build 30:
==> flow/design.v (excerpt) <==
module chip_top
  ( input          clk_i
  , input          reset_i
  , input          v_i
  , input  [31:0]  a_i
  , input  [31:0]  b_i
  , output         v_o
  , output [63:0]  c_o
  );
export LEC_CHECK = 0
export CAP_MARGIN = 30
export CELL_PAD_IN_SITES_DETAIL_PLACEMENT = 1
export CORE_MARGIN = 2
export CORE_UTILIZATION = 35
export CTS_CLUSTER_DIAMETER = 332
export CTS_CLUSTER_SIZE = 86
export HOLD_SLACK_MARGIN = 0.12
export MAX_ROUTING_LAYER = met5
export MIN_ROUTING_LAYER = met1
export PLACE_DENSITY_LB_ADDON = 0.28
export SETUP_SLACK_MARGIN = 1.2
export SLEW_MARGIN = 10
create_clock -name core_clock -period 13.2 [get_ports {clk_i}]
run.sh (not shown) runs the stock make flow with config.mk's settings and CLKGATE_MAP_FILE=.
Relative to build 30, the following input files were edited for build 25:
==> flow/config.mk <==
export PLATFORM = sky130hd
export DESIGN_NAME = chip_top
export DESIGN_NICKNAME = chip_top
export VERILOG_FILES = /design/flow/design.v
export SDC_FILE = /design/flow/constraint.sdc
export NUM_CORES = 4
export LEC_CHECK = 0
export CAP_MARGIN = 40
export CORE_MARGIN = 2
export CORE_UTILIZATION = 72
export SLEW_MARGIN = 20
==> flow/constraint.sdc <==
create_clock -name core_clock -period 7.05 [get_ports {clk_i}]
set_input_delay 1.4100 -clock core_clock [delete_from_list [all_inputs] [get_ports {clk_i}]]
set_output_delay 1.4100 -clock core_clock [all_outputs]
set_load 0.01 [all_outputs]
### Flow results
Build 25 ran in full, but the layout does not pass; the checks complain about setup timing. Between build 25 and build 30, final cell count is higher for build 30, build 25 comes in under that. Build 25 has design area above what build 30 had. Going from build 30 to build 25, clock-buffer cell count grows by 1. From build 30 to build 25 the numbers moved as follows: die height -about 30%, signed area change from the synthesized netlist to the final layout up 11 points.
The inputs of build 33 differ from those of build 25 as listed below.
--- a/flow/config.mk
+++ b/flow/config.mk
@@ -6,6 +6,6 @@
 export NUM_CORES = 4
 export LEC_CHECK = 0
-export CAP_MARGIN = 40
+export CAP_MARGIN = 20
 export CORE_MARGIN = 2
-export CORE_UTILIZATION = 72
+export CORE_UTILIZATION = 65
 export SLEW_MARGIN = 20
==> flow/constraint.sdc <==
create_clock -name core_clock -period 6.12 [get_ports {clk_i}]
set_input_delay 1.2240 -clock core_clock [delete_from_list [all_inputs] [get_ports {clk_i}]]
set_output_delay 1.2240 -clock core_clock [all_outputs]
set_load 0.01 [all_outputs]
Results
[flow] build 33 | stages: complete | final checks: fail | reason: setup timing
Diff build 25 -> build 33: hold slack dropped 0.0044 ns; detailed-route vias per instance dropped about 7.5%; number of cells on the critical path dropped 1.

========
chip_top again, from the RTL that the note above started with.
==> flow/config.mk <==
export PLATFORM = sky130hd
export DESIGN_NAME = chip_top
export DESIGN_NICKNAME = chip_top
export VERILOG_FILES = /design/flow/design.v
export SDC_FILE = /design/flow/constraint.sdc
export NUM_CORES = 4
export LEC_CHECK = 0
export ABC_AREA = 1
export CAP_MARGIN = 20
export CORE_MARGIN = 2
export CORE_UTILIZATION = 72
export CTS_CLUSTER_DIAMETER = 330
export CTS_CLUSTER_SIZE = 97
export SETUP_SLACK_MARGIN = 1.01
export SLEW_MARGIN = 20
export TNS_END_PERCENT = 10
==> flow/constraint.sdc <==
create_clock -name core_clock -period 3.47 [get_ports {clk_i}]
set_input_delay 0.6940 -clock core_clock [delete_from_list [all_inputs] [get_ports {clk_i}]]
set_output_delay 0.6940 -clock core_clock [all_outputs]
set_load 0.01 [all_outputs]
The starting point finished but fails on setup timing.
Next try:
- PLACE_DENSITY: unset -> 0.41
The new run produced a layout that fails on setup timing.
Synthesized cell count does not change.
Critical path depth does not change.
Count of clock-buffer cells in the layout stays the same.
Setup slack does not change.
Area after synthesis is unchanged.
Flip-flop count stays the same.
Next try:
- ABC_AREA: 1 -> unset
- CAP_MARGIN: 20 -> 40
- CTS_CLUSTER_DIAMETER: 330 -> unset
- CTS_CLUSTER_SIZE: 97 -> unset
- PLACE_DENSITY: 0.41 -> unset
- SETUP_SLACK_MARGIN: 1.01 -> unset
- TNS_END_PERCENT: 10 -> unset
- clock period: 3.47 -> 7.27 ns (I/O delays scaled with it)
Outcome: The new run ran to the end with violations: setup timing. Area after synthesis falls by 7.3%. Routed wire length falls by 16%. Worst setup slack gets better by 3300 ps. Maximum frequency is lower by 7.2%. Clock-buffer cell count does not change. Critical path depth fell by 3. Utilization decreases by 4.2 points. Die area went down by 7.1%. Via count goes down by 20%.

========
Setup of run 1:
chip_top again, from the RTL that the note above started with.
## chip_top
module chip_top
  ( input          clk_i
  , input          reset_i
  , input          v_i
  , input  [31:0]  a_i
  , input  [31:0]  b_i
  , output         v_o
  , output [63:0]  c_o
  );
clock: 7.5 ns
lec_check: 0
cap_margin: 10
cell_pad_in_sites_detail_placement: 1
core_margin: 9
core_utilization: 64
cts_cluster_diameter: 233
cts_cluster_size: 71
gpl_timing_driven: 0
hold_slack_margin: 0.29
max_routing_layer: met4
min_routing_layer: met2
place_density: 0.36
slew_margin: 0
tns_end_percent: 65
Run 1 did not finish: a tool error stopped it during clock tree synthesis (4_1_cts).
Changes in run 2 relative to run 1:
# run 1
export LEC_CHECK = 0
export CAP_MARGIN = 10
export CELL_PAD_IN_SITES_DETAIL_PLACEMENT = 1
export CORE_MARGIN = 9
export CORE_UTILIZATION = 64
export CTS_CLUSTER_DIAMETER = 233
export CTS_CLUSTER_SIZE = 71
export GPL_TIMING_DRIVEN = 0
export HOLD_SLACK_MARGIN = 0.29
export MAX_ROUTING_LAYER = met4
export MIN_ROUTING_LAYER = met2
export PLACE_DENSITY = 0.36
export SLEW_MARGIN = 0
export TNS_END_PERCENT = 65
create_clock -name core_clock -period 7.5 [get_ports {clk_i}]
# run 2
export LEC_CHECK = 0
export CAP_MARGIN = 0
export CORE_MARGIN = 2
export CORE_UTILIZATION = 70
export CTS_CLUSTER_DIAMETER = 234
export CTS_CLUSTER_SIZE = 100
export SLEW_MARGIN = 20
export TNS_END_PERCENT = 10
create_clock -name core_clock -period 7.5 [get_ports {clk_i}]
## What came out
- Run 2 finished every step from synthesis to the final layout, and the layout passed the timing, DRC and antenna checks.
- Against run 1, run 2 comes in 6.3 points higher on core utilization at floorplan.
- Summary: with run 1 as the reference, cell area after placement in run 2 moved up by a few percent.
- As far as area fraction in compound gates goes, run 1 and run 2 are indistinguishable; the numbers are identical.
- Compared run 1 against run 2; fraction of the yosys area taken by sequential cells within noise.
- In terms of share of the synthesized netlist area taken by xor and xnor gates, run 2 and run 1 differ only marginally.
- Summary of run 2 over run 1: die boundary width moved down, die height went down, die size fell by 12000 um2, area of the core region shrank by 4900 um2.
### run 2 -> run 3
# run 2
export LEC_CHECK = 0
export CAP_MARGIN = 0
export CORE_MARGIN = 2
export CORE_UTILIZATION = 70
export CTS_CLUSTER_DIAMETER = 234
export CTS_CLUSTER_SIZE = 100
export SLEW_MARGIN = 20
export TNS_END_PERCENT = 10
create_clock -name core_clock -period 7.5 [get_ports {clk_i}]
# run 3
export LEC_CHECK = 0
export CAP_MARGIN = 20
export CORE_MARGIN = 6
export CORE_UTILIZATION = 40
export CTS_CLUSTER_SIZE = 14
export GPL_TIMING_DRIVEN = 0
export HOLD_SLACK_MARGIN = 0.15
export PLACE_DENSITY_LB_ADDON = 0.07
export SLEW_MARGIN = 20
create_clock -name core_clock -period 7.5 [get_ports {clk_i}]
Notes after the runs:
- [flow] run 3 | stages: complete | final checks: fail | reason: setup timing
- Looking at number of clock buffers in the layout, run 3 sits 2 higher than run 2 does.
- [run 3] minimum clock period after layout rose 0.23 ns relative to run 2
- [compare] base=run 2 new=run 3: via count of the routed design dropped 110; detailed-route wire length on metal 1 climbed 73%; fraction of the cycle the final worst path needs climbed 3.1 points; cell count climbed 13%; area fraction in compound gates after synthesis barely changed.
- There was hardly any difference in clock insertion delay at the later pin of the skew report between run 3 and run 2.
The following lists how run 4 was set up differently from run 3:
# run 3
export LEC_CHECK = 0
export CAP_MARGIN = 20
export CORE_MARGIN = 6
export CORE_UTILIZATION = 40
export CTS_CLUSTER_SIZE = 14
export GPL_TIMING_DRIVEN = 0
export HOLD_SLACK_MARGIN = 0.15
export PLACE_DENSITY_LB_ADDON = 0.07
export SLEW_MARGIN = 20
create_clock -name core_clock -period 7.5 [get_ports {clk_i}]
# run 4
export LEC_CHECK = 0
export CAP_MARGIN = 20
export CELL_PAD_IN_SITES_DETAIL_PLACEMENT = 1
export CORE_MARGIN = 6
export CORE_UTILIZATION = 15
export CTS_CLUSTER_DIAMETER = 233
export CTS_CLUSTER_SIZE = 14
export GPL_TIMING_DRIVEN = 0
export HOLD_SLACK_MARGIN = 0.29
export PLACE_DENSITY_LB_ADDON = 0.07
export SLEW_MARGIN = 20
export TNS_END_PERCENT = 65
create_clock -name core_clock -period 7.5 [get_ports {clk_i}]
Results
The final report for run 4 shows a completed flow and a layout that fails verification, specifically setup timing. Delta (run 4 minus run 3): combined global-route utilization of all metal layers went down, cell area after placement has increased, final cell count increased 39%, synthesized cell count held. Starting utilization of the core area: run 4 < run 3. The first-pass GRT wire length number comes out higher for run 4 vs run 3. Sort run 4 and run 3 by routing usage on met3, ascending, and run 4 comes first. Run 4 does worse than run 3 on setup slack.
--- input diff run 4..run 5 ---
# run 4
export LEC_CHECK = 0
export CAP_MARGIN = 20
export CELL_PAD_IN_SITES_DETAIL_PLACEMENT = 1
export CORE_MARGIN = 6
export CORE_UTILIZATION = 15
export CTS_CLUSTER_DIAMETER = 233
export CTS_CLUSTER_SIZE = 14
export GPL_TIMING_DRIVEN = 0
export HOLD_SLACK_MARGIN = 0.29
export PLACE_DENSITY_LB_ADDON = 0.07
export SLEW_MARGIN = 20
export TNS_END_PERCENT = 65
create_clock -name core_clock -period 7.5 [get_ports {clk_i}]
# run 5
export LEC_CHECK = 0
export CAP_MARGIN = 10
export CELL_PAD_IN_SITES_DETAIL_PLACEMENT = 1
export CORE_MARGIN = 9
export CORE_UTILIZATION = 64
export CTS_CLUSTER_DIAMETER = 233
export CTS_CLUSTER_SIZE = 71
export GPL_TIMING_DRIVEN = 0
export HOLD_SLACK_MARGIN = 0.29
export MIN_ROUTING_LAYER = met2
export SLEW_MARGIN = 20
export TNS_END_PERCENT = 65
create_clock -name core_clock -period 7.5 [get_ports {clk_i}]
[summary]
- What run 4 reported for floorplan die width has to be multiplied by 0.51 to get the figure for run 5.
- Number of placement rows: run 5 lower than run 4
- Post-DP HPWL ends up lower on run 5.
- Compared with run 4, in run 5 compound-cell area share of the yosys netlist barely changed, die size lost about 70%.
- For final RePlAce weighted congestion, dividing the value from run 5 by the value from run 4 gives 1.6.
- Run 5: aborted in clock tree synthesis (4_1_cts) (tool error)

========
Starting RTL as in the previous note.
clock: 4.04 ns
lec_check: 0
cap_margin: 5
core_margin: 2
core_utilization: 72
cts_cluster_diameter: 362
cts_cluster_size: 45
hold_slack_margin: -0.09
max_routing_layer: met4
place_density_lb_addon: 0.0
setup_slack_margin: 1.15
slew_margin: 40
tns_end_percent: 40
The baseline completed, yet does not pass: negative setup slack.
Then changed:
CAP_MARGIN = 20   (was 5)
CORE_UTILIZATION = 40   (was 72)
CTS_CLUSTER_DIAMETER = default   (was 362)
CTS_CLUSTER_SIZE = default   (was 45)
HOLD_SLACK_MARGIN = default   (was -0.09)
MAX_ROUTING_LAYER = default   (was met4)
PLACE_DENSITY_LB_ADDON = default   (was 0.0)
SETUP_SLACK_MARGIN = default   (was 1.15)
SLEW_MARGIN = 20   (was 40)
TNS_END_PERCENT = default   (was 40)
clock period = 7.35 ns   (was 4.04 ns; I/O delays follow)
Result: With this change the flow passed the timing, DRC and antenna checks. Utilization came out lower by 42 points. Design area came out lower by a few percent. Worst setup slack gets better by 3.9 ns.
Then changed:
CORE_UTILIZATION = 66   (was 40)
clock period = 6.23 ns   (was 7.35 ns; I/O delays follow)
This time the run completed, yet does not pass: negative setup slack; global-route usage rises by 16 points; clock skew stays flat; area after synthesis stays the same.

========
chip_top again, from the RTL that the note above started with.
==> flow/design.v (excerpt) <==
module chip_top
  ( input          clk_i
  , input          reset_i
  , input          v_i
  , input  [31:0]  a_i
  , input  [31:0]  b_i
  , output         v_o
  , output [63:0]  c_o
  );
make LEC_CHECK=0 CAP_MARGIN=15 CORE_MARGIN=2 CORE_UTILIZATION=69 CTS_CLUSTER_SIZE=37 SLEW_MARGIN=20 finish   # period 6.12 ns
The first run finished but failed the layout checks on negative setup slack.
==> next run, changes <==
CAP_MARGIN = 20   (was 15)
CORE_UTILIZATION = 70   (was 69)
CTS_CLUSTER_SIZE = not set   (was 37)
SETUP_SLACK_MARGIN = -0.03   (was not set)
clock period = 7.17 ns   (was 6.12 ns; I/O delays follow)
What happened:
- The changed run ran to the end with violations: negative setup slack
- cell count drops by 3.7%
- critical path depth climbs by 4
- setup slack improved by 2.4 ns
- via count drops by about 12%
- routed wire length drops by about 25%
==> next run, changes <==
CORE_UTILIZATION = 62   (was 70)
CTS_CLUSTER_DIAMETER = 234   (was not set)
CTS_CLUSTER_SIZE = 100   (was not set)
SETUP_SLACK_MARGIN = not set   (was -0.03)
clock period = 7.5 ns   (was 7.17 ns; I/O delays follow)
- With this change the flow finished with timing, DRC and antenna clean
- first-iteration DRC count goes down by about 26%
- clock-buffer cell count is unchanged
- design area goes down by 4.3%
==> next run, changes <==
ABC_AREA = 1   (was not set)
CORE_UTILIZATION = 30   (was 62)
CTS_CLUSTER_DIAMETER = 337   (was 234)
CTS_CLUSTER_SIZE = 96   (was 100)
SLEW_MARGIN = 0   (was 20)
TNS_END_PERCENT = 25   (was not set)
=>
- final area rose by a few percent
- count of clock-buffer cells in the layout came out lower by 2

========
Starting RTL as in the previous note.
clock: 7.5 ns
lec_check: 0
abc_area: 1
cap_margin: 20
core_margin: 2
core_utilization: 47
cts_cluster_diameter: 235
cts_cluster_size: 96
slew_margin: 0
tns_end_percent: 25
Then changed:
ABC_AREA = default   (was 1)
CELL_PAD_IN_SITES_GLOBAL_PLACEMENT = 3   (was default)
CORE_UTILIZATION = 40   (was 47)
CTS_CLUSTER_DIAMETER = default   (was 235)
CTS_CLUSTER_SIZE = 57   (was 96)
HOLD_SLACK_MARGIN = 0.14   (was default)
MIN_ROUTING_LAYER = met2   (was default)
SLEW_MARGIN = 20   (was 0)
TNS_END_PERCENT = default   (was 25)
The new run completed and failed the layout checks on setup timing.
Core utilization drops by 2.6 points.
Setup slack degrades by 0.37 ns.
Wire length came out higher by 18%.
Synthesized cell count goes down by 25%.
Register-to-register slack loses 0.37 ns.
Cell area climbs by 2.9%.
Area after synthesis goes down by 7.3%.
Worst hold slack gets better by 0.047 ns.
Critical path depth rose by 1.
Cell count goes down by 14%.
Then changed:
CELL_PAD_IN_SITES_GLOBAL_PLACEMENT = default   (was 3)
CORE_UTILIZATION = 48   (was 40)
CTS_CLUSTER_SIZE = 15   (was 57)
HOLD_SLACK_MARGIN = default   (was 0.14)
MIN_ROUTING_LAYER = default   (was met2)
SETUP_SLACK_MARGIN = -0.7   (was default)
=> The new run completed and failed the layout checks on setup timing; final area goes down by 5.6%; cell count goes down by 6.0%; die size fell by 16%; worst hold slack got worse by 0.014 ns; area after synthesis does not change; utilization climbs by 6.3 points; clock skew shrinks by 0.0062 ns; count of clock-buffer cells in the layout went up by 2.

========
chip_top again, from the RTL that the note above started with.
export LEC_CHECK = 0
export ABC_AREA = 1
export CAP_MARGIN = 20
export CORE_MARGIN = 2
export CORE_UTILIZATION = 72
export CTS_CLUSTER_DIAMETER = 235
export CTS_CLUSTER_SIZE = 96
export PLACE_DENSITY_LB_ADDON = 0.24
export SLEW_MARGIN = 0
export TNS_END_PERCENT = 25
create_clock -name core_clock -period 7.5 [get_ports {clk_i}]
The baseline completed with no timing, DRC or antenna violations.
==> next run, changes <==
--- a/flow/config.mk
+++ b/flow/config.mk
@@ -9,0 +10 @@
+export CORE_ASPECT_RATIO = 1.31
@@ -11,2 +12,2 @@
-export CORE_UTILIZATION = 72
-export CTS_CLUSTER_DIAMETER = 235
+export CORE_UTILIZATION = 32
+export CTS_CLUSTER_DIAMETER = 301
@@ -14 +14,0 @@
-export PLACE_DENSITY_LB_ADDON = 0.24
Final cell count increases by 15%; global-route usage goes down by 21 points; register-to-register slack loses 0.04 ns; via count drops by 3.5%.
==> next run, changes <==
--- a/flow/config.mk
+++ b/flow/config.mk
@@ -10 +10 @@
-export CORE_ASPECT_RATIO = 1.31
+export CELL_PAD_IN_SITES_GLOBAL_PLACEMENT = 3
@@ -12,2 +12,2 @@
-export CORE_UTILIZATION = 32
-export CTS_CLUSTER_DIAMETER = 301
+export CORE_UTILIZATION = 30
+export CTS_CLUSTER_DIAMETER = 253
@@ -14,0 +15 @@
+export PLACE_DENSITY = 0.87
Result: Design area came out higher slightly. Synthesized area does not change. Via count came out lower slightly. Register-to-register slack degrades by 0.02 ns. Core utilization came out lower by 1.7 points. Clock skew barely changes. Sequential share of layout area is about the same. First-iteration DRC count came out lower by roughly a tenth.
